--- flow/config.mk ---
export PLATFORM = sky130hd
export DESIGN_NAME = CONNECTED
export DESIGN_NICKNAME = CONNECTED
export VERILOG_FILES = /design/flow/design.v
export SDC_FILE = /design/flow/constraint.sdc
export NUM_CORES = 4
export LEC_CHECK = 0
export CAP_MARGIN = 20
export CORE_ASPECT_RATIO = 0.91
export CORE_MARGIN = 2
export CORE_UTILIZATION = 72
export CTS_CLUSTER_DIAMETER = 221
export CTS_CLUSTER_SIZE = 25
export PLACE_DENSITY_LB_ADDON = 0.28
export SETUP_SLACK_MARGIN = 0.83
export SLEW_MARGIN = 20
--- flow/constraint.sdc ---
create_clock -name core_clock -period 5.13 [get_ports {clk}]
set_input_delay 1.0260 -clock core_clock [delete_from_list [all_inputs] [get_ports {clk}]]
set_output_delay 1.0260 -clock core_clock [all_outputs]
set_load 0.01 [all_outputs]
--- flow/design.v ---
module MUX2x1(input Sel, input [31:0] A, B, output [31:0] O);
    assign O = (Sel)? B:A;
endmodule
module MUX3x1(input [1:0] Sel, input [31:0] A, B, C, output [31:0] O);
    assign O = (Sel[1])? C:(Sel[0]? B:A);
endmodule
module ALU(out_sig, zero, a, b, alu_ct);
  output reg [31:0]out_sig;
  output zero;
  input [31:0]a;
  input [31:0]b;
  input [3:0]alu_ct;
  assign zero = (out_sig==0);
  always @ ( alu_ct, a, b) begin
	case ( alu_ct)
	0: out_sig <= a & b;  
	1: out_sig <= a | b;   
	2: out_sig <= a + b;  
	6: out_sig <= a - b;  
	default: out_sig <= 0;  
	endcase
   end
endmodule
module alu_control( ALUCtl, ALUOp, FuncCode);
   input [1:0] ALUOp;
   input [3:0] FuncCode;
   output reg [3:0]ALUCtl;
   always @ (ALUOp, FuncCode) begin
   if (ALUOp==2'b00)  
     ALUCtl <= 2;  
   else if(ALUOp==2'b01) 
       ALUCtl <= 6;  
   else if (ALUOp==2'b10)
      begin
      case(FuncCode)              
	   0: ALUCtl <= 2;  
	   8: ALUCtl <= 6;  
	   7: ALUCtl <= 0;  
	   6: ALUCtl <= 1;  
	   default: ALUCtl <=15;  
       endcase
      end
   else ALUCtl <=15;
   end
endmodule
module IMM_GEN(sign_ex_imm, inst);
   input [31:0]inst;
   output reg [31:0]sign_ex_imm;
   wire [6:0]opcode;
   assign opcode = inst[6:0]; 
   always @ (inst)
   begin
   case (opcode)
	7'd03: sign_ex_imm <= { {20{inst[31]}}, inst[31:20]}; 
	7'd35: sign_ex_imm  <= { {20{inst[31]}}, inst[31:25], inst[11:7]};  
	7'd99: sign_ex_imm  <= { {19{inst[31]}}, inst[31], inst[7],
                                    inst[30:25], inst[11:8], 1'b0}; 
	default: sign_ex_imm <= 32'b0;
   endcase
   end
endmodule
module REGISTER_FILE( input [4:0] Read_Reg1,
                      input [4:0] Read_Reg2,
                      input [4:0] Write_Reg,
                      input [31:0] Write_Data,
                      input Reset,
                      input Clk,
                      input RegWrite,
                      output [31:0] Read_Data1,
                      output [31:0] Read_Data2
                     );
reg [31:0] R [15:0];
integer ind;
assign Read_Data1 = (Read_Reg1[3:0] == 4'd0) ? 32'b0 : R[Read_Reg1[3:0]];
assign Read_Data2 = (Read_Reg2[3:0] == 4'd0) ? 32'b0 : R[Read_Reg2[3:0]];
always @(posedge Clk)
begin
    if (Reset == 1)
    begin
        for (ind = 0; ind < 16; ind = ind + 1)
            if (ind != 14)
                R[ind] <= 32'b0;
            else
                R[ind] <= 32'h1000;
    end
    else if (RegWrite == 1 && Write_Reg[3:0] != 4'd0)       
        R[Write_Reg[3:0]] <= Write_Data;
end
endmodule
module CONTROL(input [6:0] Opcode, input clk, rst, 
    output reg [1:0] PCSource, ALUOp, ALUSrcB, ALUSrcA,
    output reg PCWriteCond, PCWrite, IorD, MemRead, MemWrite,
        Mem2Reg, IRWrite, RegWrite);
    integer Step;
    always@(posedge clk)
    if(rst) begin 
        {PCSource, ALUOp, ALUSrcB,PCWriteCond, PCWrite, IorD, 
            MemRead, MemWrite, Mem2Reg, IRWrite, ALUSrcA, RegWrite} <= 0;
        Step <= 1;
    end
    else begin
        if (Step == 1)
	    begin
                PCSource <= 0;
                ALUOp <= 0;
                ALUSrcA <= 0;
                ALUSrcB <= 1;
                PCWriteCond <= 0;
                PCWrite <= 1;
                IorD <= 0;
                MemRead <= 1;
                MemWrite <= 0;
                Mem2Reg <= 0;
                IRWrite <= 1;
                RegWrite <= 0;
            end
        else if (Step == 2)
	    begin
                ALUSrcA <= 2;
                ALUSrcB <= 2;
                PCWrite <= 0;
                MemRead <= 0;
                IRWrite <= 0;
            end
        else if (Step == 3)
	    casex(Opcode[6:4])
                3'b0?0: begin
                    ALUSrcA <= 1;
                    ALUSrcB <= 2;
                    ALUOp <= 0;
                end
                3'b011: begin
                    ALUSrcA <= 1;
                    ALUSrcB <= 0;
                    ALUOp <= 2;
                end
                3'b110: begin
                    PCSource <= 1;
                    PCWriteCond <= 1;
                    ALUSrcA <= 1;
                    ALUSrcB <= 0;
                    ALUOp <= 1;
                end
            endcase
        else if (Step == 4)
	    begin
            PCWriteCond <= 0;
	    casex(Opcode[6:4])
                3'b000: begin
                    MemRead <= 1;
                    IorD <= 1;
                end
                3'b010: begin
                    MemWrite <= 1;
                    IorD <= 1;
                end
                3'b011: begin
                    RegWrite <= 1;
                    Mem2Reg <= 0;
                end
            endcase
            end
        else if (Step == 5)
	    begin
            MemWrite <= 0;
            RegWrite <= 0;
	    if(Opcode[6:4] == 3'b000) begin
                RegWrite <= 1;
                Mem2Reg <= 1;
            end
            end
        if (Step == 5) Step <= 1;
        else Step <= Step + 1;
    end
endmodule
module CONNECTED
    (
    input clk, rst,
    input [31:0] mem_rdata,
    output [31:0] mem_addr, mem_wdata,
    output mem_we, mem_re
    );
    wire pc_sel, pc_write_cond, pc_write, I_or_D, mem_read, mem_write,
        mem_to_reg, IR_write, reg_write, alu_zero_out, and_or;
    wire [3:0] alu_ctl;
    wire [31:0] read_data1, read_data2, write_data, imm_out_val, alu_input_A,
        alu_input_B, alu_out_signal, read_mem_data, pc_in, mem_address;
    wire [1:0] pc_src, alu_op, alu_src_B, alu_src_A;
    reg [31:0] pc_out, pc_old, instruction, mem_data_reg, A, B, ALUOut;
    MUX2x1 mux_I_or_D(I_or_D, pc_out, ALUOut, mem_address);
    assign mem_addr = mem_address;
    assign mem_wdata = B;
    assign mem_we = mem_write;
    assign mem_re = mem_read;
    assign read_mem_data = mem_rdata;
    MUX2x1 mux_mem_to_reg(mem_to_reg, ALUOut, mem_data_reg, write_data);
    REGISTER_FILE register_file(instruction[19:15], instruction[24:20], instruction[11:7], write_data, 
        rst, clk , reg_write, read_data1, read_data2);
    IMM_GEN imm_gen(imm_out_val, instruction);
    MUX3x1 mux_alu_input_A(alu_src_A, pc_out, A, pc_old, alu_input_A);
    MUX3x1 mux_alu_input_B(alu_src_B, B, 32'h4, imm_out_val, alu_input_B);
    ALU alu(alu_out_signal, alu_zero_out,alu_input_A, alu_input_B, alu_ctl);
    MUX2x1 muxPCSource(pc_src[0], alu_out_signal, ALUOut, pc_in);
    and(and_or, alu_zero_out, pc_write_cond);
    or(pc_sel, and_or, pc_write);
    CONTROL control(instruction[6:0], clk, rst, pc_src, alu_op, alu_src_B, alu_src_A,
        pc_write_cond, pc_write, I_or_D, mem_read, mem_write,
        mem_to_reg, IR_write, reg_write);
    alu_control aluControl(alu_ctl, alu_op, {instruction[30], instruction[14:12]});
    always@(posedge clk)
    if (rst) begin
        pc_out <= 0;
        pc_old <= 0;
        instruction <= 0;
        mem_data_reg <= 0;
        A <= 0;
        B <= 0;
        ALUOut <= 0;
    end
    else begin
        if(pc_sel) pc_out <= pc_in;
        if(IR_write) begin
            instruction <= read_mem_data;
            pc_old <= pc_out;
        end
        mem_data_reg <= read_mem_data;
        A <= read_data1;
        B <= read_data2;
        ALUOut <= alu_out_signal;
    end
endmodule
--- flow/run.sh ---
#!/bin/bash
# the make line also repeats each setting of config.mk as NAME=value (left out here)
make -C /OpenROAD-flow-scripts/flow DESIGN_CONFIG=/design/flow/config.mk WORK_HOME=/design/flow/orfs CLKGATE_MAP_FILE= finish
==> results.sh, run 1 <==
# implementation run metrics
export IMPL_top_area_cell="edfxtp_1"
export IMPL_yosys_area_share_xor_xnor=0.0127
export IMPL_logic_family="multiplexers"
export IMPL_first_error="[ERROR GRT-0232] Routing congestion too high. Check the congestion heatmap in the GUI."
export IMPL_ctsHtreeMaxLevel=2
export IMPL_synth_top_flop_cell="edfxtp_1"
export IMPL_portBuffers=99
export IMPL_num_io_pins=100
export IMPL_ys_seq_share=0.511
export IMPL_syn_inst=3413
export IMPL_syn_area_um2=40600
export IMPL_overflow=22
export IMPL_syn_area_per_cell_um2=11.9
export IMPL_yosys_warnings=6
export IMPL_simple_gate_area_frac=0.143
export IMPL_cts_path_max_buffers=3
export IMPL_ys_area_um2=40600
export IMPL_fa_ha_area_frac=0.0139
export IMPL_hpwl_um=107000
export IMPL_status="did not finish"
export IMPL_synth_area_mux_share=0.220
export IMPL_cts_root_buf="clkbuf_16"
export IMPL_synth_stat_cells=3413
export IMPL_numCtsBuffers=37
export IMPL_yosys_cell_types_count=88
export IMPL_cts_hold_buffers_added=0
export IMPL_ys_top_cells_by_area="edfxtp_1 (38%), mux4_2 (18%), dfxtp_1 (13%)"
export IMPL_synthDominantCellAreaShare=0.378
export IMPL_ys_flops=782
export IMPL_synth_compound_area_share=0.0697
export IMPL_synth_top_cells_by_count="nor2_1 (744), edfxtp_1 (512), mux4_2 (320)"
export IMPL_async_flop_share=0
export IMPL_haltStage="global routing (5_1_grt)"
export IMPL_fp_utilization=0.725
export IMPL_die_area_um2=58400
export IMPL_core_rowCount=83
export IMPL_top_cell="nor2_1"
export IMPL_die_w_um=253
export IMPL_clock_sinks=782
export IMPL_die_h_um=231
export IMPL_edf_count=512
export IMPL_gp_congestion=1.04
export IMPL_track_usage=0.850
export IMPL_coreArea_um2=56100
[through the flow]
step,area [µm²],worst slack [ns],cells,utilization
4_1_cts,46600,-0.0902,4419,0.832
3_5_place_dp,44400,-0.669,4319,0.792
3_3_place_gp,44400,-0.344,4319,0.791
2_1_floorplan,40900,0.113,3444,-
[timing repair]
| item | CTS |
|---|---|
| hold endpoints to repair | 0 |
| resized | 207 |
| buffers inserted | 26 |
| pin swaps | 64 |
| cloned | 6 |
| setup endpoints to repair | 50 |
[routing by layer]
| layer | track usage | GRT overflow |
|---|---|---|
| met5 | 0.579 | 0 |
| met4 | 0.817 | 5 |
| met2 | 0.932 | 11 |
| met3 | 0.797 | 4 |
| met1 | 0.852 | 2 |
==> inputs of run 2 (changes only) <==
Settings changed: ABC_AREA set to 1, CAP_MARGIN 20 to 10, CELL_PAD_IN_SITES_DETAIL_PLACEMENT set to 2, CELL_PAD_IN_SITES_GLOBAL_PLACEMENT set to 3, CORE_ASPECT_RATIO 0.91 to 1.21, CORE_MARGIN 2 to 6, CORE_UTILIZATION 72 to 31, CTS_CLUSTER_DIAMETER 221 to 74, CTS_CLUSTER_SIZE 25 to 36, GPL_ROUTABILITY_DRIVEN set to 0, GPL_TIMING_DRIVEN set to 0, HOLD_SLACK_MARGIN set to 0.05, MIN_ROUTING_LAYER set to met2, PLACE_DENSITY_LB_ADDON 0.28 to 0.22, SETUP_SLACK_MARGIN 0.83 to 2.45, SLEW_MARGIN 20 to 5, TNS_END_PERCENT set to 30.
Clock period 5.13 ns to 12.5 ns, I/O delays scaled along.
==> results.sh, run 2 <==
# implementation run metrics
export IMPL_status="complete, but fails checks"
export IMPL_so_violations="max-capacitance violations, max-slew violations"
export IMPL_end_kind="flop"
export IMPL_drt_initial_drc_count=15701
export IMPL_endpoint="pc_out[5]"
export IMPL_track_usage=0.502
export IMPL_num_io_pins=100
export IMPL_hold_slack_ns=0.482
export IMPL_yosys_area_share_xor_xnor=0.00781
export IMPL_coreArea_um2=133000
export IMPL_cts_hold_buffers_added=0
export IMPL_route_met2_wl_um=114000
export IMPL_die_w_um=344
export IMPL_r2r_slack_ns=5.16
export IMPL_p_comb_frac=0.504
export IMPL_intPower_mw=5.11
export IMPL_setup_viol=0
export IMPL_reg2reg_depth=35
export IMPL_clock_fmax_mhz=136
export IMPL_n_fill_cell=15240
export IMPL_ir_worst_vdd_v=0.000142
export IMPL_worstPathRequired_ns=13.16
export IMPL_grt_pass1_wl_um=340000
export IMPL_overflow=0
export IMPL_cp_slowest_cell="clkbuf_1"
export IMPL_ys_seq_share=0.501
export IMPL_fp_utilization=0.313
export IMPL_tool_warnings=32
export IMPL_cts_tree="built"
export IMPL_grt_max_degree=29
export IMPL_final_antenna_net_count=0
export IMPL_drt_met1_wl_um=0
export IMPL_hpwl_um=188000
export IMPL_synthDominantCellAreaShare=0.371
export IMPL_design_area_um2=47600
export IMPL_worstSetupPathType="reg -> reg"
export IMPL_numCtsBuffers=53
export IMPL_finalCritPeriodShare=0.587
export IMPL_wl_per_cell_um=34.1
export IMPL_top_area_cell="edfxtp_1"
export IMPL_postCtsSetupBuffers=0
export IMPL_rsz0062_at_grt="no"
export IMPL_ys_area_um2=41500
export IMPL_ff_latch_area_um2=20800
export IMPL_switching_share=0.528
export IMPL_syn_area_per_cell_um2=7.87
export IMPL_cp_data_arrival_time_ns=8.00
export IMPL_synth_compound_area_share=0.192
export IMPL_yosys_cell_types_count=52
export IMPL_power_density_nw_per_um2=227
export IMPL_antenna_found_initial=0
export IMPL_top_cell="nor2_1"
export IMPL_dpl_instance_area_um2=45300
export IMPL_drv_cap=4
export IMPL_p_seq_mw=3.21
export IMPL_cts_path_max_buffers=3
export IMPL_cp_num_cells=35
export IMPL_worst_pin_slew_ns=1.61
export IMPL_hold_viol_final=0
export IMPL_crit_family="simple AND/OR/NAND/NOR gates"
export IMPL_portBuffers=99
export IMPL_power_top_group="combinational cells"
export IMPL_firstDrtPassIters=22
export IMPL_simple_gate_area_frac=0.203
export IMPL_min_period_ns=7.34
export IMPL_syn_area_um2=41500
export IMPL_ctsResizeCount=0
export IMPL_leakagePower_nw=18.0
export IMPL_comb_cell_power_mw=5.45
export IMPL_die_area_um2=143000
export IMPL_cts_root_buf="clkbuf_16"
export IMPL_critPathLaunch="instruction[20]"
export IMPL_highest_layer="met5"
export IMPL_die_h_um=414
export IMPL_syn_inst=5268
export IMPL_start_kind="flop"
export IMPL_grt_pass1_vias=62357
export IMPL_synth_area_mux_share=0.00459
export IMPL_rr_startpoint="instruction[20]"
export IMPL_clock_sinks=782
export IMPL_synth_top_flop_cell="edfxtp_1"
export IMPL_pwr_group_clock_mw=2.15
export IMPL_holdPathEnd="control.PCWriteCond"
export IMPL_slew_headroom=-0.0753
export IMPL_clock_latency_ns=0.76
export IMPL_hp_class="reg -> reg"
export IMPL_ys_flops=782
export IMPL_synth_top_cells_by_count="nor2_1 (948), o21ai_0 (814), nand2_1 (716)"
export IMPL_fa_ha_area_frac=0.0119
export IMPL_drc=0
export IMPL_ctsHtreeMaxLevel=2
export IMPL_core_rowCount=147
export IMPL_p_seq_frac=0.297
export IMPL_routed_via_density=7.71
export IMPL_hold_start="control.PCWriteCond"
export IMPL_p_clk_frac=0.199
export IMPL_p_sw_mw=5.71
export IMPL_combGateArea_um2=17600
export IMPL_routed_wl_met3_um=91200
export IMPL_synth_stat_cells=5268
export IMPL_cp_max_fo=10
export IMPL_ys_top_cells_by_area="edfxtp_1 (37%), dfxtp_1 (13%), o21ai_0 (9.8%)"
export IMPL_cp_num_buf_inv=6
export IMPL_async_flop_share=0
export IMPL_cp_common_cell="nand2_1"
export IMPL_slowest_delay_ns=0.83
export IMPL_area_growth_pct=14.8
export IMPL_clk_pin_slew_worst_paths_ns=0.12
export IMPL_drt_wl_total_um=251000
export IMPL_logic_family="simple AND/OR/NAND/NOR gates"
export IMPL_maxSlewViolCount=23
export IMPL_vias=56806
export IMPL_setup_tns_ns=0
export IMPL_holdPathStages=2
export IMPL_yosys_warnings=6
export IMPL_reg2reg_to="pc_out[5]"
export IMPL_clock_skew_ns=0.0612
export IMPL_fin_nets=5571
export IMPL_edf_count=512
run 2: layout make-up:
| cell class | instances | share of cell area |
|---|---|---|
| Clock inverter | 45 | 0.0125 |
| Antenna cell | 36 | 0.00189 |
| Sequential cell | 782 | 0.437 |
| Tap cell | 1788 | 0.0470 |
| Clock buffer | 53 | 0.0279 |
| Inverter | 470 | 0.0371 |
| Multi-Input combinational cell | 3663 | 0.370 |
| Timing Repair Buffer | 144 | 0.0347 |
| Buffer | 384 | 0.0323 |
run 2: metrics by stage:
| step | cells | power, mW | utilization | setup slack, ns |
|---|---|---|---|---|
| floorplan | 5299 | 5.62 | - | 7.94 |
| global placement | 7186 | 8.05 | 0.338 | 4.95 |
| detailed placement | 7210 | 8.18 | 0.342 | 5.68 |
| CTS | 7308 | 10.2 | 0.356 | 5.61 |
| global route | 7329 | 10.9 | 0.358 | 4.81 |
| finish | 7365 | 10.8 | 0.359 | 5.16 |
run 2: routing by layer:
| metal | global-route usage | up-vias |
|---|---|---|
| li1 | - | 18155 |
| met1 | - | 18159 |
| met2 | 0.589 | 17656 |
| met3 | 0.584 | 2738 |
| met4 | 0.254 | 98 |
| met5 | 0.241 | - |
==> inputs of run 3 (changes only) <==
Settings changed: ABC_AREA 1 to unset, CAP_MARGIN 10 to 20, CELL_PAD_IN_SITES_DETAIL_PLACEMENT 2 to unset, CELL_PAD_IN_SITES_GLOBAL_PLACEMENT 3 to unset, CORE_ASPECT_RATIO 1.21 to unset, CORE_MARGIN 6 to 2, CORE_UTILIZATION 31 to 72, CTS_CLUSTER_DIAMETER 74 to unset, CTS_CLUSTER_SIZE 36 to 37, GPL_ROUTABILITY_DRIVEN 0 to unset, GPL_TIMING_DRIVEN 0 to unset, HOLD_SLACK_MARGIN 0.05 to unset, MIN_ROUTING_LAYER met2 to unset, PLACE_DENSITY set to 0.78, PLACE_DENSITY_LB_ADDON 0.22 to unset, SETUP_SLACK_MARGIN 2.45 to -0.37, SLEW_MARGIN 5 to 20, TNS_END_PERCENT 30 to unset.
Clock period 12.5 ns to 4.82 ns, I/O delays scaled along.
==> results.sh, run 3 <==
# implementation run metrics
export IMPL_fp_utilization=0.725
export IMPL_ys_area_um2=40600
export IMPL_simple_gate_area_frac=0.143
export IMPL_syn_area_um2=40600
export IMPL_die_area_um2=58300
export IMPL_numCtsBuffers=78
export IMPL_overflow=12
export IMPL_hpwl_um=107000
export IMPL_haltStage="global routing (5_1_grt)"
export IMPL_first_error="[ERROR GRT-0232] Routing congestion too high. Check the congestion heatmap in the GUI."
export IMPL_logic_family="multiplexers"
export IMPL_portBuffers=99
export IMPL_synthDominantCellAreaShare=0.378
export IMPL_die_h_um=242
export IMPL_status="did not finish"
export IMPL_top_cell="nor2_1"
export IMPL_core_rowCount=87
export IMPL_fa_ha_area_frac=0.0139
export IMPL_top_area_cell="edfxtp_1"
export IMPL_coreArea_um2=56100
export IMPL_cts_path_max_buffers=3
export IMPL_synth_top_cells_by_count="nor2_1 (744), edfxtp_1 (512), mux4_2 (320)"
export IMPL_ys_top_cells_by_area="edfxtp_1 (38%), mux4_2 (18%), dfxtp_1 (13%)"
export IMPL_yosys_warnings=6
export IMPL_syn_inst=3413
export IMPL_synth_top_flop_cell="edfxtp_1"
export IMPL_gp_congestion=1.01
export IMPL_synth_stat_cells=3413
export IMPL_track_usage=0.858
export IMPL_synth_compound_area_share=0.0697
export IMPL_synth_area_mux_share=0.220
export IMPL_async_flop_share=0
export IMPL_yosys_cell_types_count=88
export IMPL_syn_area_per_cell_um2=11.9
export IMPL_ctsHtreeMaxLevel=3
export IMPL_clock_sinks=782
export IMPL_yosys_area_share_xor_xnor=0.0127
export IMPL_ys_seq_share=0.511
export IMPL_dp_slack_ns=-0.764
export IMPL_die_w_um=242
export IMPL_ys_flops=782
export IMPL_num_io_pins=100
export IMPL_cts_root_buf="clkbuf_16"
export IMPL_edf_count=512
-- run 3: layer usage --
metal | overflow | GRT usage
met2 | 4 | 0.944
met4 | 6 | 0.841
met5 | 0 | 0.604
met1 | 1 | 0.859
met3 | 1 | 0.788
-- run 3: what timing repair did --
action,4_1_cts
endpoints found under the setup margin,33
hold buffers,0
cloned,4
setup buffers,22
pin swaps,40
resized,117
-- run 3: through the flow --
stage	cells	area [µm²]
floorplan	3444	40800
global placement	4424	45000
detailed placement	4424	45000
CTS	4590	48100
==> inputs of run 4 (changes only) <==
Settings changed: CORE_UTILIZATION 72 to 71, PLACE_DENSITY 0.78 to unset, SETUP_SLACK_MARGIN -0.37 to 1.42.
Clock period 4.82 ns to 4.77 ns, I/O delays scaled along.
==> results.sh, run 4 <==
# implementation run metrics
export IMPL_status="did not finish"
export IMPL_haltStage="global routing (5_1_grt)"
export IMPL_first_error="[ERROR GRT-0232] Routing congestion too high. Check the congestion heatmap in the GUI."
export IMPL_fa_ha_area_frac=0.0139
export IMPL_async_flop_share=0
export IMPL_top_area_cell="edfxtp_1"
export IMPL_place_inst=4398
export IMPL_dpl_instance_area_um2=44900
export IMPL_ys_flops=782
export IMPL_portBuffers=99
export IMPL_yosys_warnings=6
export IMPL_ctsHtreeMaxLevel=3
export IMPL_yosys_area_share_xor_xnor=0.0127
export IMPL_hpwl_um=102000
export IMPL_cts_root_buf="clkbuf_16"
export IMPL_coreArea_um2=56500
export IMPL_syn_area_um2=40600
export IMPL_synth_top_flop_cell="edfxtp_1"
export IMPL_clock_sinks=782
export IMPL_synthDominantCellAreaShare=0.378
export IMPL_cts_hold_buffers_added=0
export IMPL_die_area_um2=59200
export IMPL_syn_area_per_cell_um2=11.9
export IMPL_track_usage=0.799
export IMPL_yosys_cell_types_count=88
export IMPL_overflow=2
export IMPL_fp_utilization=0.719
export IMPL_die_w_um=243
export IMPL_core_rowCount=87
export IMPL_synth_top_cells_by_count="nor2_1 (744), edfxtp_1 (512), mux4_2 (320)"
export IMPL_ys_top_cells_by_area="edfxtp_1 (38%), mux4_2 (18%), dfxtp_1 (13%)"
export IMPL_cts_path_max_buffers=3
export IMPL_logic_family="multiplexers"
export IMPL_gp_congestion=1.03
export IMPL_simple_gate_area_frac=0.143
export IMPL_synth_stat_cells=3413
export IMPL_ys_seq_share=0.511
export IMPL_syn_inst=3413
export IMPL_synth_compound_area_share=0.0697
export IMPL_edf_count=512
export IMPL_num_io_pins=100
export IMPL_synth_area_mux_share=0.220
export IMPL_ys_area_um2=40600
export IMPL_die_h_um=243
export IMPL_top_cell="nor2_1"
export IMPL_numCtsBuffers=78
-- run 4: per-layer routing --
| layer | global-route usage | GRT overflow |
|---|---|---|
| met5 | 0.467 | 0 |
| met3 | 0.686 | 0 |
| met2 | 0.923 | 0 |
| met4 | 0.789 | 2 |
| met1 | 0.798 | 0 |
-- run 4: timing repair --
| item | in CTS |
|---|---|
| resized | 208 |
| endpoints found under the setup margin | 69 |
| gates cloned | 6 |
| endpoints found under the hold margin | 0 |
| buffers inserted | 26 |
| pin swaps | 66 |
-- run 4: metrics by stage --
stage,setup WS [ns],TNS [ns]
floorplan,-0.241,-7.56
global placement,-0.741,-22.63
detailed placement,-0.803,-24.06
CTS,-0.361,-10.38
==> inputs of run 5 (changes only) <==
Settings changed: CORE_UTILIZATION 71 to 58, CTS_CLUSTER_SIZE 37 to unset, SETUP_SLACK_MARGIN 1.42 to -0.37.
Clock period 4.77 ns to 3.99 ns, I/O delays scaled along.
==> results.sh, run 5 <==
# implementation run metrics
export IMPL_status="complete, but fails checks"
export IMPL_so_violations="negative setup slack"
export IMPL_p_comb_frac=0.488
export IMPL_async_flop_share=0
export IMPL_drt_wl_total_um=147000
export IMPL_syn_inst=3413
export IMPL_die_h_um=269
export IMPL_firstDrtPassIters=8
export IMPL_cp_num_buf_inv=4
export IMPL_ir_worst_vdd_v=0.000738
export IMPL_simple_gate_area_frac=0.143
export IMPL_setup_viol=51
export IMPL_synthDominantCellAreaShare=0.378
export IMPL_cts_hold_buffers_added=0
export IMPL_antenna_found_initial=8
export IMPL_drt_met1_wl_um=51600
export IMPL_endpoint="pc_out[28]"
export IMPL_wl_per_cell_um=30.2
export IMPL_cp_data_arrival_time_ns=5.75
export IMPL_worstPathRequired_ns=4.47
export IMPL_ys_seq_share=0.511
export IMPL_final_setup_worst_slack_ns=-1.28
export IMPL_power_top_group="combinational cells"
export IMPL_die_w_um=269
export IMPL_end_kind="flop"
export IMPL_final_antenna_net_count=0
export IMPL_yosys_warnings=6
export IMPL_r2r_slack_ns=-1.28
export IMPL_slew_headroom=0.215
export IMPL_grt_pass1_wl_um=212000
export IMPL_cp_num_cells=25
export IMPL_intPower_mw=21.5
export IMPL_n_fill_cell=4724
export IMPL_hold_viol_final=0
export IMPL_overflow=0
export IMPL_finalCritPeriodShare=1.32
export IMPL_clk_pin_slew_worst_paths_ns=0.06
export IMPL_worstSetupPathType="reg -> reg"
export IMPL_clock_sinks=782
export IMPL_num_io_pins=100
export IMPL_start_kind="flop"
export IMPL_power_mw=34.8
export IMPL_holdPathStages=2
export IMPL_synth_top_flop_cell="edfxtp_1"
export IMPL_fp_utilization=0.583
export IMPL_top_cell="nor2_1"
export IMPL_comb_cell_power_mw=17.0
export IMPL_hold_start="control.MemWrite"
export IMPL_clock_fmax_mhz=190
export IMPL_switching_share=0.383
export IMPL_edf_count=512
export IMPL_cts_tree="built"
export IMPL_cp_max_fo=16
export IMPL_fa_ha_area_frac=0.0139
export IMPL_clock_skew_ns=0.0473
export IMPL_p_clk_frac=0.226
export IMPL_drt_initial_drc_count=4318
export IMPL_portBuffers=99
export IMPL_yosys_cell_types_count=88
export IMPL_power_density_nw_per_um2=695
export IMPL_drv_cap=0
export IMPL_crit_family="AND-OR/OR-AND gates"
export IMPL_slowest_delay_ns=0.54
export IMPL_ys_top_cells_by_area="edfxtp_1 (38%), mux4_2 (18%), dfxtp_1 (13%)"
export IMPL_reg2reg_to="pc_out[28]"
export IMPL_rsz0062_at_grt="yes"
export IMPL_min_period_ns=5.27
export IMPL_leakagePower_nw=17.6
export IMPL_fin_nets=3932
export IMPL_top_area_cell="edfxtp_1"
export IMPL_dp_slack_ns=-1.65
export IMPL_pwr_group_clock_mw=7.84
export IMPL_synth_compound_area_share=0.0697
export IMPL_die_area_um2=72200
export IMPL_coreArea_um2=69700
export IMPL_hp_class="reg -> reg"
export IMPL_p_seq_frac=0.286
export IMPL_reg2reg_depth=25
export IMPL_synth_top_cells_by_count="nor2_1 (744), edfxtp_1 (512), mux4_2 (320)"
export IMPL_design_area_um2=50000
export IMPL_cts_root_buf="clkbuf_16"
export IMPL_synth_stat_cells=3413
export IMPL_cp_slowest_cell="or4b_4"
export IMPL_numCtsBuffers=83
export IMPL_synth_area_mux_share=0.220
export IMPL_gp_congestion=0.963
export IMPL_ys_flops=782
export IMPL_rr_startpoint="instruction[5]"
export IMPL_p_seq_mw=9.95
export IMPL_yosys_area_share_xor_xnor=0.0127
export IMPL_p_sw_mw=13.3
export IMPL_track_usage=0.409
export IMPL_hpwl_um=95800
export IMPL_grt_max_degree=131
export IMPL_logic_family="multiplexers"
export IMPL_place_inst=4683
export IMPL_holdPathEnd="control.MemWrite"
export IMPL_maxSlewViolCount=0
export IMPL_cts_path_max_buffers=3
export IMPL_dpl_instance_area_um2=46000
export IMPL_syn_area_um2=40600
export IMPL_hold_slack_ns=0.476
export IMPL_syn_area_per_cell_um2=11.9
export IMPL_routed_wl_met3_um=16800
export IMPL_fin_cells=4873
export IMPL_vias=32657
export IMPL_ctsHtreeMaxLevel=3
export IMPL_area_growth_pct=23.1
export IMPL_setup_tns_ns=-45.55
export IMPL_post_route_util=0.718
export IMPL_route_met2_wl_um=69500
export IMPL_critPathLaunch="instruction[5]"
export IMPL_routed_via_density=6.70
export IMPL_tool_warnings=42
export IMPL_drc=0
export IMPL_highest_layer="met5"
export IMPL_ys_area_um2=40600
export IMPL_clock_latency_ns=0.68
export IMPL_worst_pin_slew_ns=1.15
export IMPL_grt_pass1_vias=32485
export IMPL_core_rowCount=97
## run 5: layer usage
| metal | vias to the layer above | track usage |
|---|---|---|
| li1 | 13574 | - |
| met1 | 16135 | 0.525 |
| met2 | 2387 | 0.655 |
| met3 | 553 | 0.0852 |
| met4 | 8 | 0.227 |
| met5 | - | 0 |
## run 5: final cells by class
class                   count  area, µm²  share of cell area
flip-flops and latches    782      20800               0.416
clock inverters            38        487             0.00973
inverters                  25       93.8             0.00188
repair buffers            608       5300               0.106
well taps                 940       1180              0.0235
diodes                      4       10.0            0.000200
clock buffers             117       2290              0.0457
multi-input cells        2359      19800               0.397
## run 5: repair_timing
action                                  CTS  global route
buffers inserted                         18            14
pin swaps                                44            58
gates cloned                              5             0
endpoints found under the hold margin     0             0
endpoints found under the setup margin   49            50
resized                                 123           105
==> inputs of run 6 (changes only) <==
Settings changed: CORE_UTILIZATION 58 to 40, PLACE_DENSITY set to 0.6, SETUP_SLACK_MARGIN -0.37 to unset.
Clock period 3.99 ns to 8.0 ns, I/O delays scaled along.
==> results.sh, run 6 <==
# implementation run metrics
export IMPL_status="no timing/DRC/antenna violations"
export IMPL_gp_congestion=0.950
export IMPL_num_io_pins=100
export IMPL_slew_headroom=0.267
export IMPL_syn_area_um2=40600
export IMPL_comb_cell_power_mw=5.72
export IMPL_cts_tree="built"
export IMPL_clock_skew_ns=0.0209
export IMPL_endpoint="pc_out[7]"
export IMPL_n_fill_cell=9068
export IMPL_grt_max_degree=155
export IMPL_yosys_warnings=6
export IMPL_post_route_util=0.458
export IMPL_reg2reg_depth=22
export IMPL_dp_slack_ns=1.20
export IMPL_design_area_um2=46000
export IMPL_die_h_um=323
export IMPL_finalCritPeriodShare=0.869
export IMPL_syn_inst=3413
export IMPL_switching_share=0.383
export IMPL_drt_wl_total_um=136000
export IMPL_slowest_delay_ns=0.81
export IMPL_yosys_cell_types_count=88
export IMPL_crit_family="AND-OR/OR-AND gates"
export IMPL_setup_viol=0
export IMPL_cp_data_arrival_time_ns=7.50
export IMPL_min_period_ns=6.95
export IMPL_core_rowCount=116
export IMPL_logic_family="multiplexers"
export IMPL_clock_fmax_mhz=144
export IMPL_numCtsBuffers=83
export IMPL_n_antenna_cell=0
export IMPL_cts_path_max_buffers=3
export IMPL_leakagePower_nw=15.2
export IMPL_hold_viol_final=0
export IMPL_drc=0
export IMPL_end_kind="flop"
export IMPL_synth_top_cells_by_count="nor2_1 (744), edfxtp_1 (512), mux4_2 (320)"
export IMPL_die_area_um2=104000
export IMPL_cp_num_cells=22
export IMPL_p_seq_frac=0.343
export IMPL_overflow=0
export IMPL_routed_via_density=6.08
export IMPL_power_density_nw_per_um2=320
export IMPL_vias=29624
export IMPL_area_growth_pct=13.3
export IMPL_track_usage=0.260
export IMPL_power_top_group="combinational cells"
export IMPL_final_setup_worst_slack_ns=1.05
export IMPL_drt_initial_drc_count=3383
export IMPL_drv_cap=0
export IMPL_grt_pass1_vias=28747
export IMPL_yosys_area_share_xor_xnor=0.0127
export IMPL_top_cell="nor2_1"
export IMPL_cp_slowest_cell="dfxtp_1"
export IMPL_holdPathStages=2
export IMPL_wl_per_cell_um=28.0
export IMPL_power_mw=14.7
export IMPL_top_area_cell="edfxtp_1"
export IMPL_p_seq_mw=5.05
export IMPL_cp_num_buf_inv=2
export IMPL_simple_gate_area_frac=0.143
export IMPL_rsz0062_at_grt="no"
export IMPL_ctsHtreeMaxLevel=3
export IMPL_clk_pin_slew_worst_paths_ns=0.06
export IMPL_dpl_instance_area_um2=43300
export IMPL_synth_area_mux_share=0.220
export IMPL_fp_utilization=0.405
export IMPL_portBuffers=99
export IMPL_postCtsSetupBuffers=0
export IMPL_p_sw_mw=5.64
export IMPL_edf_count=512
export IMPL_tool_warnings=33
export IMPL_worstSetupPathType="reg -> reg"
export IMPL_synthDominantCellAreaShare=0.378
export IMPL_ys_flops=782
export IMPL_maxSlewViolCount=0
export IMPL_critPathLaunch="instruction[5]"
export IMPL_ys_area_um2=40600
export IMPL_syn_area_per_cell_um2=11.9
export IMPL_clock_sinks=782
export IMPL_r2r_slack_ns=1.05
export IMPL_holdPathEnd="control.PCWriteCond"
export IMPL_async_flop_share=0
export IMPL_final_antenna_net_count=0
export IMPL_fin_nets=3515
export IMPL_cts_root_buf="clkbuf_16"
export IMPL_ctsResizeCount=0
export IMPL_rr_startpoint="instruction[5]"
export IMPL_hp_class="reg -> reg"
export IMPL_intPower_mw=9.07
export IMPL_ys_seq_share=0.511
export IMPL_worst_pin_slew_ns=1.10
export IMPL_path_cells="mux2i_1, nor3_1, o311ai_0, nor4bb_1, buf_4, nand3_1, nor2_1, a21oi_1, mux2_2, a21oi_1, ha_1, nand2_1, o21ai_0, o21ai_0, nand2b_1, nand2_1, o41ai_1, mux2i_1, nand3_2, buf_4, or3_1, o211ai_1"
export IMPL_p_comb_frac=0.389
export IMPL_coreArea_um2=100000
export IMPL_grt_pass1_wl_um=197000
export IMPL_ys_top_cells_by_area="edfxtp_1 (38%), mux4_2 (18%), dfxtp_1 (13%)"
export IMPL_hold_start="control.PCWriteCond"
export IMPL_synth_stat_cells=3413
export IMPL_pwr_group_clock_mw=3.95
export IMPL_antenna_found_initial=5
export IMPL_firstDrtPassIters=6
export IMPL_hpwl_um=84300
export IMPL_fa_ha_area_frac=0.0139
export IMPL_reg2reg_to="pc_out[7]"
export IMPL_ir_worst_vdd_v=0.000296
export IMPL_clock_latency_ns=0.65
export IMPL_die_w_um=323
export IMPL_synth_compound_area_share=0.0697
export IMPL_cp_max_fo=47
export IMPL_start_kind="flop"
export IMPL_synth_top_flop_cell="edfxtp_1"
export IMPL_worstPathRequired_ns=8.55
export IMPL_cts_hold_buffers_added=0
export IMPL_p_clk_frac=0.268
export IMPL_setup_tns_ns=0
==> run 6: final cells by class <==
type / instances / area (µm²) / area share
clock buffers: 115 / 2400 / 0.0522
clock inverters: 40 / 370 / 0.00804
inverters: 25 / 93.8 / 0.00204
multi-input cells: 2359 / 18900 / 0.411
flip-flops and latches: 782 / 20800 / 0.452
well taps: 1357 / 1700 / 0.0369
repair buffers: 191 / 1720 / 0.0374
==> run 6: stage by stage <==
stage | cells | hold slack [ns]
global route | 4869 | 0.499
detailed placement | 4714 | 0.474
floorplan | 3444 | 0.435
global placement | 4714 | 0.470
finish | 4869 | 0.487
CTS | 4869 | 0.490
==> run 6: per-layer routing <==
metal / track usage / share of wire
met2: 0.420 / 0.47
met3: 0.0469 / 0.094
met4: 0.111 / 0.043
met5: 0 / 0.00020
met1: 0.346 / 0.39
==> inputs of run 7 (changes only) <==
Settings changed: CORE_UTILIZATION 40 to 61, CTS_CLUSTER_SIZE set to 37, PLACE_DENSITY 0.6 to unset, SETUP_SLACK_MARGIN set to 1.16.
Clock period 8.0 ns to 3.99 ns, I/O delays scaled along.
==> results.sh, run 7 <==
# implementation run metrics
export IMPL_die_h_um=262
export IMPL_hp_class="reg -> reg"
export IMPL_place_inst=4628
export IMPL_synthDominantCellAreaShare=0.378
export IMPL_async_flop_share=0
export IMPL_routed_via_density=7.16
export IMPL_fin_cells=4828
export IMPL_maxSlewViolCount=0
export IMPL_drc=0
export IMPL_antenna_found_initial=10
export IMPL_syn_area_per_cell_um2=11.9
export IMPL_ys_seq_share=0.511
export IMPL_die_w_um=262
export IMPL_cp_slowest_cell="or4b_4"
export IMPL_combGateArea_um2=20300
export IMPL_clock_fmax_mhz=185
export IMPL_portBuffers=99
export IMPL_track_usage=0.446
export IMPL_power_top_group="combinational cells"
export IMPL_dpl_instance_area_um2=46100
export IMPL_r2r_slack_ns=-1.40
export IMPL_die_area_um2=68700
export IMPL_cp_num_buf_inv=5
export IMPL_numCtsBuffers=80
export IMPL_top_area_cell="edfxtp_1"
export IMPL_ir_worst_vdd_v=0.000856
export IMPL_ys_top_cells_by_area="edfxtp_1 (38%), mux4_2 (18%), dfxtp_1 (13%)"
export IMPL_crit_family="simple AND/OR/NAND/NOR gates"
export IMPL_grt_max_degree=82
export IMPL_final_setup_worst_slack_ns=-1.40
export IMPL_rr_startpoint="instruction[5]"
export IMPL_synth_top_flop_cell="edfxtp_1"
export IMPL_yosys_cell_types_count=88
export IMPL_cp_max_fo=7
export IMPL_wl_per_cell_um=33.3
export IMPL_reg2reg_depth=26
export IMPL_start_kind="flop"
export IMPL_worstSetupPathType="reg -> reg"
export IMPL_slew_headroom=0.213
export IMPL_overflow=0
export IMPL_fin_nets=3972
export IMPL_ys_flops=782
export IMPL_yosys_area_share_xor_xnor=0.0127
export IMPL_fa_ha_area_frac=0.0139
export IMPL_power_density_nw_per_um2=717
export IMPL_end_kind="flop"
export IMPL_edf_count=512
export IMPL_p_comb_frac=0.520
export IMPL_power_mw=36.2
export IMPL_cts_tree="built"
export IMPL_coreArea_um2=65900
export IMPL_ff_latch_area_um2=20800
export IMPL_p_seq_mw=9.96
export IMPL_core_rowCount=94
export IMPL_leakagePower_nw=18.2
export IMPL_clock_sinks=782
export IMPL_area_growth_pct=24.4
export IMPL_hold_viol_final=0
export IMPL_simple_gate_area_frac=0.143
export IMPL_cts_path_max_buffers=3
export IMPL_syn_area_um2=40600
export IMPL_ctsHtreeMaxLevel=3
export IMPL_synth_stat_cells=3413
export IMPL_cts_root_buf="clkbuf_16"
export IMPL_finalCritPeriodShare=1.35
export IMPL_synth_compound_area_share=0.0697
export IMPL_grt_pass1_vias=33932
export IMPL_tool_warnings=37
export IMPL_setup_tns_ns=-52.09
export IMPL_hold_start="control.PCWriteCond"
export IMPL_clk_pin_slew_worst_paths_ns=0.06
export IMPL_num_io_pins=100
export IMPL_clock_skew_ns=0.0490
export IMPL_gp_congestion=0.993
export IMPL_min_period_ns=5.39
export IMPL_design_area_um2=50500
export IMPL_intPower_mw=22.0
export IMPL_holdPathStages=2
export IMPL_p_clk_frac=0.205
export IMPL_final_antenna_net_count=0
export IMPL_status="complete, but fails checks"
export IMPL_hpwl_um=97900
export IMPL_holdPathEnd="control.PCWriteCond"
export IMPL_fp_utilization=0.617
export IMPL_cp_num_cells=26
export IMPL_synth_top_cells_by_count="nor2_1 (744), edfxtp_1 (512), mux4_2 (320)"
export IMPL_endpoint="pc_out[17]"
export IMPL_worstPathRequired_ns=4.52
export IMPL_pwr_group_clock_mw=7.44
export IMPL_reg2reg_to="pc_out[17]"
export IMPL_p_seq_frac=0.275
export IMPL_p_sw_mw=14.3
export IMPL_comb_cell_power_mw=18.9
export IMPL_setup_viol=54
export IMPL_drt_wl_total_um=161000
export IMPL_clock_latency_ns=0.66
export IMPL_dp_slack_ns=-1.61
export IMPL_synth_area_mux_share=0.220
export IMPL_so_violations="negative setup slack"
export IMPL_n_fill_cell=3907
export IMPL_yosys_warnings=6
export IMPL_post_route_util=0.767
export IMPL_switching_share=0.394
export IMPL_drt_initial_drc_count=5854
export IMPL_firstDrtPassIters=7
export IMPL_vias=34547
export IMPL_worst_pin_slew_ns=1.18
export IMPL_slowest_delay_ns=0.55
export IMPL_top_cell="nor2_1"
export IMPL_critPathLaunch="instruction[5]"
export IMPL_hold_slack_ns=0.475
export IMPL_logic_family="multiplexers"
export IMPL_syn_inst=3413
export IMPL_drv_cap=0
export IMPL_ys_area_um2=40600
export IMPL_grt_pass1_wl_um=220000
export IMPL_rsz0062_at_grt="yes"
export IMPL_cp_data_arrival_time_ns=5.92
run 7: what timing repair did:
action | CTS | global route
hold endpoints to repair | 0 | 0
setup endpoints to repair | 120 | 106
hold buffers | 0 | 0
resized | 265 | 126
pin swaps | 74 | 68
gates cloned | 2 | 8
buffers inserted | 19 | 24
run 7: metal layers:
layer	vias to the layer above	global-route usage	part of all wire	wire length (µm)
met5	-	0	0.00035	56
met3	1000	0.114	0.14	23200
met4	10	0.276	0.081	13000
met2	3451	0.699	0.46	73900
met1	16448	0.560	0.32	50800
li1	13638	-	-	-
run 7: final cells by class:
| class | count | area share |
|---|---|---|
| antenna | 2 | 0.0000990 |
| clock buffer | 103 | 0.0431 |
| clock inverter | 42 | 0.00649 |
| inverter | 25 | 0.00186 |
| multi-input combinational | 2359 | 0.401 |
| sequential | 782 | 0.412 |
| tap | 864 | 0.0214 |
| timing repair buffer | 651 | 0.114 |
==> inputs of run 8 (changes only) <==
Settings changed: ABC_AREA set to 0, CAP_MARGIN 20 to 25, CELL_PAD_IN_SITES_GLOBAL_PLACEMENT set to 3, CORE_ASPECT_RATIO set to 1.96, CORE_MARGIN 2 to 10, CORE_UTILIZATION 61 to 38, CTS_CLUSTER_SIZE 37 to unset, GPL_ROUTABILITY_DRIVEN set to 0, GPL_TIMING_DRIVEN set to 0, PLACE_DENSITY_LB_ADDON set to 0.18, SETUP_SLACK_MARGIN 1.16 to 0.44, SLEW_MARGIN 20 to 0.
Clock period 3.99 ns to 6.99 ns, I/O delays scaled along.
==> results.sh, run 8 <==
# implementation run metrics
export IMPL_synth_compound_area_share=0.0697
export IMPL_syn_area_um2=40600
export IMPL_ys_top_cells_by_area="edfxtp_1 (38%), mux4_2 (18%), dfxtp_1 (13%)"
export IMPL_synth_area_mux_share=0.220
export IMPL_cts_tree="built"
export IMPL_fin_nets=3778
export IMPL_critPathLaunch="B[20]"
export IMPL_die_h_um=478
export IMPL_top_cell="nor2_1"
export IMPL_grt_pass1_vias=32755
export IMPL_fp_utilization=0.384
export IMPL_rsz0062_at_grt="no"
export IMPL_drc=0
export IMPL_clock_skew_ns=0.0191
export IMPL_firstDrtPassIters=6
export IMPL_intPower_mw=10.4
export IMPL_ys_flops=782
export IMPL_synthDominantCellAreaShare=0.378
export IMPL_grt_util_met1=0.280
export IMPL_simple_gate_area_frac=0.143
export IMPL_edf_count=512
export IMPL_power_top_group="combinational cells"
export IMPL_end_kind="flop"
export IMPL_met3_usage=0.0392
export IMPL_status="no timing/DRC/antenna violations"
export IMPL_track_usage=0.288
export IMPL_cp_num_cells=21
export IMPL_path_cells="nor4_1, a31oi_1, a211oi_1, and4_2, nand2_1, o31a_1, o21ai_1, a21oi_1, ha_1, and4_1, nand3_2, or4_1, a211oi_4, a211oi_4, xnor2_1, a21oi_2, and4_4, and4_4, nand2_2, buf_6, o311ai_1"
export IMPL_async_flop_share=0
export IMPL_reg2reg_depth=21
export IMPL_finalCritPeriodShare=0.929
export IMPL_yosys_warnings=6
export IMPL_p_sw_mw=7.51
export IMPL_numCtsBuffers=76
export IMPL_die_area_um2=121000
export IMPL_final_antenna_net_count=0
export IMPL_pwr_group_clock_mw=4.09
export IMPL_drv_cap=0
export IMPL_logic_family="multiplexers"
export IMPL_switching_share=0.418
export IMPL_reg2reg_to="pc_out[28]"
export IMPL_die_w_um=254
export IMPL_clock_fmax_mhz=154
export IMPL_antenna_found_initial=6
export IMPL_grt_busiest_layer="met2"
export IMPL_tool_warnings=31
export IMPL_synth_stat_cells=3413
export IMPL_power_density_nw_per_um2=378
export IMPL_worstPathRequired_ns=7.54
export IMPL_r2r_slack_ns=0.50
export IMPL_top_area_cell="edfxtp_1"
export IMPL_post_route_util=0.448
export IMPL_cts_path_max_buffers=3
export IMPL_dp_slack_ns=-2.99
export IMPL_cp_max_fo=10
export IMPL_setup_viol=0
export IMPL_p_seq_mw=5.65
export IMPL_final_setup_worst_slack_ns=0.498
export IMPL_syn_area_per_cell_um2=11.9
export IMPL_hpwl_um=139000
export IMPL_slew_headroom=0.190
export IMPL_hold_viol_final=0
export IMPL_start_kind="flop"
export IMPL_grt_max_degree=33
export IMPL_syn_inst=3413
export IMPL_cp_num_buf_inv=1
export IMPL_routed_via_density=6.08
export IMPL_hold_start="control.MemWrite"
export IMPL_area_growth_pct=16.9
export IMPL_met2_usage=0.536
export IMPL_maxSlewViolCount=0
export IMPL_holdPathStages=2
export IMPL_clock_latency_ns=0.67
export IMPL_fa_ha_area_frac=0.0139
export IMPL_holdPathEnd="control.MemWrite"
export IMPL_overflow=0
export IMPL_synth_top_flop_cell="edfxtp_1"
export IMPL_crit_family="simple AND/OR/NAND/NOR gates"
export IMPL_p_clk_frac=0.228
export IMPL_drt_initial_drc_count=2684
export IMPL_slowest_delay_ns=0.87
export IMPL_synth_top_cells_by_count="nor2_1 (744), edfxtp_1 (512), mux4_2 (320)"
export IMPL_worst_pin_slew_ns=1.21
export IMPL_ys_area_um2=40600
export IMPL_portBuffers=98
export IMPL_core_rowCount=167
export IMPL_p_comb_frac=0.457
export IMPL_cp_data_arrival_time_ns=7.04
export IMPL_worstSetupPathType="reg -> reg"
export IMPL_yosys_area_share_xor_xnor=0.0127
export IMPL_comb_cell_power_mw=8.21
export IMPL_min_period_ns=6.49
export IMPL_clock_sinks=782
export IMPL_cp_slowest_cell="nor4_1"
export IMPL_drt_wl_total_um=176000
export IMPL_rr_startpoint="B[20]"
export IMPL_vias=31088
export IMPL_hp_class="reg -> reg"
export IMPL_grt_pass1_wl_um=244000
export IMPL_ys_seq_share=0.511
export IMPL_num_io_pins=100
export IMPL_endpoint="pc_out[28]"
export IMPL_leakagePower_nw=15.7
export IMPL_ctsHtreeMaxLevel=3
export IMPL_ir_worst_vdd_v=0.000255
export IMPL_clk_pin_slew_worst_paths_ns=0.06
export IMPL_coreArea_um2=106000
export IMPL_cts_root_buf="clkbuf_16"
export IMPL_p_seq_frac=0.315
export IMPL_yosys_cell_types_count=88
export IMPL_wl_per_cell_um=34.4
-- run 8: metal layers --
metal / share of wire / routed length [µm]
met1: 0.31 / 55200
met2: 0.54 / 94300
met3: 0.057 / 10100
met4: 0.091 / 15900
met5: 0.000091 / 16
-- run 8: final cells by class --
type / count / area [µm²]
clock inverters: 28 / 216
fillers: 9854 / 58400
well taps: 1352 / 1690
plain buffers: 278 / 1200
flip-flops and latches: 782 / 20800
repair buffers: 183 / 2210
multi-input cells: 2359 / 19200
inverters: 25 / 93.8
diodes: 3 / 7.51
clock buffers: 100 / 2110
-- run 8: per-stage QoR --
| step | TNS, ns | hold slack, ns | cell area [µm²] | cells | total power [mW] |
|---|---|---|---|---|---|
| 2_1_floorplan | 0 | 0.435 | 40700 | 3444 | 10.1 |
| 3_3_place_gp | -113.84 | 0.471 | 43400 | 4894 | 13.1 |
| 3_5_place_dp | -113.28 | 0.471 | 44400 | 4952 | 13.3 |
| 4_1_cts | 0 | 0.486 | 47200 | 5096 | 17.7 |
| 5_1_grt | 0 | 0.524 | 47500 | 5108 | 18.6 |
| 6_report | 0 | 0.482 | 47500 | 5110 | 17.9 |
-- run 8: repair_timing --
item	in CTS	in global routing
setup endpoints to repair	59	33
setup buffers	16	4
resized	89	41
hold buffers	0	0
pin swaps	13	8
==> inputs of run 9 (changes only) <==
Settings changed: ABC_AREA 0 to unset, CAP_MARGIN 25 to 20, CELL_PAD_IN_SITES_GLOBAL_PLACEMENT 3 to unset, CORE_ASPECT_RATIO 1.96 to unset, CORE_MARGIN 10 to 2, CORE_UTILIZATION 38 to 72, CTS_CLUSTER_DIAMETER set to 358, GPL_ROUTABILITY_DRIVEN 0 to unset, GPL_TIMING_DRIVEN 0 to unset, PLACE_DENSITY_LB_ADDON 0.18 to 0.24, SETUP_SLACK_MARGIN 0.44 to -0.29, SLEW_MARGIN 0 to 20.
Clock period 6.99 ns to 4.96 ns, I/O delays scaled along.
==> results.sh, run 9 <==
# implementation run metrics
export IMPL_status="did not finish"
export IMPL_haltStage="global routing (5_1_grt)"
export IMPL_first_error="[ERROR GRT-0116] Global routing finished with congestion. Check the congestion regions in the DRC Viewer."
export IMPL_cts_hold_buffers_added=0
export IMPL_ys_flops=782
export IMPL_edf_count=512
export IMPL_synth_stat_cells=3413
export IMPL_cts_path_max_buffers=3
export IMPL_num_io_pins=100
export IMPL_overflow=13
export IMPL_logic_family="multiplexers"
export IMPL_yosys_cell_types_count=88
export IMPL_ys_seq_share=0.511
export IMPL_synth_top_cells_by_count="nor2_1 (744), edfxtp_1 (512), mux4_2 (320)"
export IMPL_syn_area_um2=40600
export IMPL_ctsHtreeMaxLevel=3
export IMPL_synthDominantCellAreaShare=0.378
export IMPL_numCtsBuffers=78
export IMPL_core_rowCount=87
export IMPL_fa_ha_area_frac=0.0139
export IMPL_synth_top_flop_cell="edfxtp_1"
export IMPL_die_area_um2=58300
export IMPL_async_flop_share=0
export IMPL_syn_inst=3413
export IMPL_synth_area_mux_share=0.220
export IMPL_track_usage=0.790
export IMPL_clock_sinks=782
export IMPL_die_w_um=242
export IMPL_syn_area_per_cell_um2=11.9
export IMPL_ys_top_cells_by_area="edfxtp_1 (38%), mux4_2 (18%), dfxtp_1 (13%)"
export IMPL_coreArea_um2=56100
export IMPL_portBuffers=99
export IMPL_simple_gate_area_frac=0.143
export IMPL_top_area_cell="edfxtp_1"
export IMPL_yosys_warnings=6
export IMPL_gp_congestion=0.992
export IMPL_die_h_um=242
export IMPL_dp_slack_ns=-0.627
export IMPL_fp_utilization=0.725
export IMPL_hpwl_um=108000
export IMPL_cts_root_buf="clkbuf_16"
export IMPL_top_cell="nor2_1"
export IMPL_yosys_area_share_xor_xnor=0.0127
export IMPL_ys_area_um2=40600
export IMPL_synth_compound_area_share=0.0697
export IMPL_dpl_instance_area_um2=44700
## run 9: through the flow
stage | util | hold slack (ns) | std cells | power [mW]
4_1_cts | 0.855 | 0.481 | 4542 | 27.2
3_5_place_dp | 0.798 | 0.473 | 4386 | 19.6
3_3_place_gp | 0.798 | 0.470 | 4386 | 19.2
2_1_floorplan | - | 0.435 | 3444 | 14.3
## run 9: what timing repair did
item,4_1_cts
buffers inserted,11
setup endpoints to repair,33
pin swaps,30
cloned,2
resized,109
## run 9: per-layer routing
layer	overflow	global-route usage
met1	0	0.785
met2	4	0.919
met3	1	0.697
met4	8	0.733
met5	0	0.528
==> inputs of run 10 (changes only) <==
Settings changed: CORE_ASPECT_RATIO set to 0.98, CORE_UTILIZATION 72 to 65, CTS_CLUSTER_DIAMETER 358 to 219, GPL_ROUTABILITY_DRIVEN set to 1, HOLD_SLACK_MARGIN set to 0.13, PLACE_DENSITY_LB_ADDON 0.24 to 0.01, SETUP_SLACK_MARGIN -0.29 to 1.4, TNS_END_PERCENT set to 30.
Clock period 4.96 ns to 4.75 ns, I/O delays scaled along.
==> results.sh, run 10 <==
# implementation run metrics
export IMPL_yosys_warnings=6
export IMPL_grt_max_degree=132
export IMPL_critPathLaunch="instruction[2]"
export IMPL_fin_nets=3862
export IMPL_antenna_found_initial=18
export IMPL_top_cell="nor2_1"
export IMPL_synth_top_flop_cell="edfxtp_1"
export IMPL_portBuffers=99
export IMPL_fp_utilization=0.658
export IMPL_logic_family="multiplexers"
export IMPL_yosys_area_share_xor_xnor=0.0127
export IMPL_fa_ha_area_frac=0.0139
export IMPL_simple_gate_area_frac=0.143
export IMPL_dp_slack_ns=-0.837
export IMPL_firstDrtPassIters=12
export IMPL_final_antenna_net_count=0
export IMPL_cp_common_cell="buf_4"
export IMPL_r2r_slack_ns=-0.57
export IMPL_vias=36701
export IMPL_endpoint="pc_out[25]"
export IMPL_yosys_cell_types_count=88
export IMPL_ctsHtreeMaxLevel=3
export IMPL_worstPathRequired_ns=5.22
export IMPL_dpl_instance_area_um2=45200
export IMPL_worst_pin_slew_ns=1.22
export IMPL_hp_class="reg -> reg"
export IMPL_overflow=0
export IMPL_synth_stat_cells=3413
export IMPL_slowest_delay_ns=0.55
export IMPL_numCtsBuffers=79
export IMPL_drv_cap=0
export IMPL_coreArea_um2=61700
export IMPL_p_clk_frac=0.211
export IMPL_area_growth_pct=22.5
export IMPL_worstSetupPathType="reg -> reg"
export IMPL_min_period_ns=5.32
export IMPL_power_top_group="combinational cells"
export IMPL_intPower_mw=18.4
export IMPL_syn_area_per_cell_um2=11.9
export IMPL_edf_count=512
export IMPL_cts_hold_buffers_added=0
export IMPL_start_kind="flop"
export IMPL_finalCritPeriodShare=1.12
export IMPL_num_io_pins=100
export IMPL_switching_share=0.400
export IMPL_p_comb_frac=0.512
export IMPL_synth_area_mux_share=0.220
export IMPL_p_seq_mw=8.49
export IMPL_clock_latency_ns=0.68
export IMPL_end_kind="flop"
export IMPL_clock_skew_ns=0.0661
export IMPL_p_seq_frac=0.277
export IMPL_cp_num_cells=24
export IMPL_cts_tree="built"
export IMPL_rsz0062_at_grt="yes"
export IMPL_reg2reg_depth=24
export IMPL_reg2reg_to="pc_out[25]"
export IMPL_holdPathStages=2
export IMPL_final_setup_worst_slack_ns=-0.566
export IMPL_hpwl_um=98000
export IMPL_cts_root_buf="clkbuf_16"
export IMPL_cp_data_arrival_time_ns=5.79
export IMPL_wl_per_cell_um=36.8
export IMPL_status="complete, but fails checks"
export IMPL_leakagePower_nw=17.2
export IMPL_pwr_group_clock_mw=6.49
export IMPL_ys_seq_share=0.511
export IMPL_routed_via_density=7.83
export IMPL_tool_warnings=38
export IMPL_ir_worst_vdd_v=0.000509
export IMPL_top_area_cell="edfxtp_1"
export IMPL_die_area_um2=64500
export IMPL_design_area_um2=49800
export IMPL_synth_compound_area_share=0.0697
export IMPL_so_violations="negative setup slack"
export IMPL_syn_area_um2=40600
export IMPL_synthDominantCellAreaShare=0.378
export IMPL_hold_viol_final=0
export IMPL_n_fill_cell=3145
export IMPL_slew_headroom=0.180
export IMPL_clock_sinks=782
export IMPL_core_rowCount=90
export IMPL_maxSlewViolCount=0
export IMPL_drt_initial_drc_count=7123
export IMPL_ff_latch_area_um2=20800
export IMPL_clk_pin_slew_worst_paths_ns=0.07
export IMPL_clock_fmax_mhz=188
export IMPL_gp_congestion=0.978
export IMPL_p_sw_mw=12.3
export IMPL_ys_top_cells_by_area="edfxtp_1 (38%), mux4_2 (18%), dfxtp_1 (13%)"
export IMPL_setup_viol=33
export IMPL_die_w_um=257
export IMPL_crit_family="AND-OR/OR-AND gates"
export IMPL_grt_pass1_vias=35762
export IMPL_hold_slack_ns=0.504
export IMPL_drt_wl_total_um=172000
export IMPL_rr_startpoint="instruction[2]"
export IMPL_cts_path_max_buffers=3
export IMPL_cp_num_buf_inv=5
export IMPL_combGateArea_um2=20200
export IMPL_comb_cell_power_mw=15.7
export IMPL_async_flop_share=0
export IMPL_setup_tns_ns=-15.78
export IMPL_cp_slowest_cell="or4b_4"
export IMPL_die_h_um=252
export IMPL_ys_flops=782
export IMPL_ys_area_um2=40600
export IMPL_path_cells="and4bb_2, buf_4, buf_4, a32oi_4, ha_4, nand3_4, buf_12, nor3_4, nor2_1, xor2_1, ha_1, a2111oi_4, o21a_1, o31ai_2, or4b_4, a211oi_4, xnor2_1, a21oi_2, and4_1, nand4_1, buf_6, buf_8, o21ai_4, o311ai_2"
export IMPL_syn_inst=3413
export IMPL_synth_top_cells_by_count="nor2_1 (744), edfxtp_1 (512), mux4_2 (320)"
export IMPL_drc=0
export IMPL_cp_max_fo=5
export IMPL_grt_pass1_wl_um=242000
export IMPL_hold_start="control.ALUOp[2]"
export IMPL_track_usage=0.519
export IMPL_power_density_nw_per_um2=617
export IMPL_holdPathEnd="control.ALUOp[2]"
-- run 10: metrics by stage --
stage	power, mW	utilization	std cells
global route	31.3	0.806	4678
floorplan	14.9	-	3444
CTS	28.0	0.786	4648
finish	30.7	0.806	4686
detailed placement	20.7	0.732	4491
global placement	20.5	0.732	4491
-- run 10: layer usage --
layer / global-route usage / vias up / wire, µm
met1: 0.606 / 17041 / 50100
met3: 0.216 / 1633 / 29300
met4: 0.383 / 24 / 18800
met2: 0.772 / 4559 / 73700
met5: 0.0195 / - / 330
li1: - / 13444 / -
-- run 10: final cells by class --
cell class | count | area share
Inverter | 25 | 0.00189
Multi-Input combinational cell | 2359 | 0.407
Clock buffer | 117 | 0.0455
Tap cell | 828 | 0.0208
Antenna cell | 8 | 0.000402
Sequential cell | 782 | 0.418
Timing Repair Buffer | 542 | 0.0997
Clock inverter | 25 | 0.00639
-- run 10: what timing repair did --
item,in CTS,in global routing
endpoints found under the setup margin,84,257
gates resized,179,184
setup buffers,12,25
cloned,3,4
pin swaps,69,85
==> inputs of run 11 (changes only) <==
Settings changed: CORE_ASPECT_RATIO 0.98 to unset, CORE_UTILIZATION 65 to 71, CTS_CLUSTER_DIAMETER 219 to unset, CTS_CLUSTER_SIZE set to 37, GPL_ROUTABILITY_DRIVEN 1 to unset, HOLD_SLACK_MARGIN 0.13 to unset, PLACE_DENSITY set to 0.64, PLACE_DENSITY_LB_ADDON 0.01 to unset, SETUP_SLACK_MARGIN 1.4 to -0.37, TNS_END_PERCENT 30 to unset.
Clock period 4.75 ns to 4.79 ns, I/O delays scaled along.
==> results.sh, run 11 <==
# implementation run metrics
export IMPL_gp_congestion=1.01
export IMPL_async_flop_share=0
export IMPL_synth_top_cells_by_count="nor2_1 (744), edfxtp_1 (512), mux4_2 (320)"
export IMPL_top_area_cell="edfxtp_1"
export IMPL_synth_area_mux_share=0.220
export IMPL_cts_path_max_buffers=3
export IMPL_yosys_warnings=6
export IMPL_core_rowCount=87
export IMPL_hpwl_um=104000
export IMPL_ys_top_cells_by_area="edfxtp_1 (38%), mux4_2 (18%), dfxtp_1 (13%)"
export IMPL_synth_compound_area_share=0.0697
export IMPL_simple_gate_area_frac=0.143
export IMPL_die_area_um2=59200
export IMPL_synth_stat_cells=3413
export IMPL_first_error="[ERROR GRT-0232] Routing congestion too high. Check the congestion heatmap in the GUI."
export IMPL_fp_utilization=0.719
export IMPL_numCtsBuffers=79
export IMPL_yosys_area_share_xor_xnor=0.0127
export IMPL_syn_area_um2=40600
export IMPL_ys_area_um2=40600
export IMPL_cts_root_buf="clkbuf_16"
export IMPL_haltStage="global routing (5_1_grt)"
export IMPL_ys_seq_share=0.511
export IMPL_synthDominantCellAreaShare=0.378
export IMPL_portBuffers=99
export IMPL_clock_sinks=782
export IMPL_num_io_pins=100
export IMPL_status="did not finish"
export IMPL_cts_hold_buffers_added=0
export IMPL_coreArea_um2=56500
export IMPL_syn_area_per_cell_um2=11.9
export IMPL_ys_flops=782
export IMPL_top_cell="nor2_1"
export IMPL_synth_top_flop_cell="edfxtp_1"
export IMPL_fa_ha_area_frac=0.0139
export IMPL_syn_inst=3413
export IMPL_die_h_um=243
export IMPL_track_usage=0.861
export IMPL_dp_slack_ns=-0.715
export IMPL_overflow=25
export IMPL_die_w_um=243
export IMPL_ctsHtreeMaxLevel=3
export IMPL_edf_count=512
export IMPL_logic_family="multiplexers"
export IMPL_yosys_cell_types_count=88
## run 11: layer usage
metal / overflow / global-route usage
met1: 1 / 0.855
met2: 9 / 0.946
met3: 2 / 0.803
met4: 13 / 0.830
met5: 0 / 0.648
## run 11: timing repair
item / in CTS
pin swaps: 34
endpoints found under the setup margin: 33
cloned: 5
endpoints found under the hold margin: 0
buffers inserted: 16
gates resized: 134
## run 11: metrics by stage
stage,instance area [µm²],cells
after CTS,48200,4567
after global placement,44800,4405
after detailed placement,44800,4405
after floorplan,40800,3444
No activity file was given, so power comes from the tool's default toggle rates.
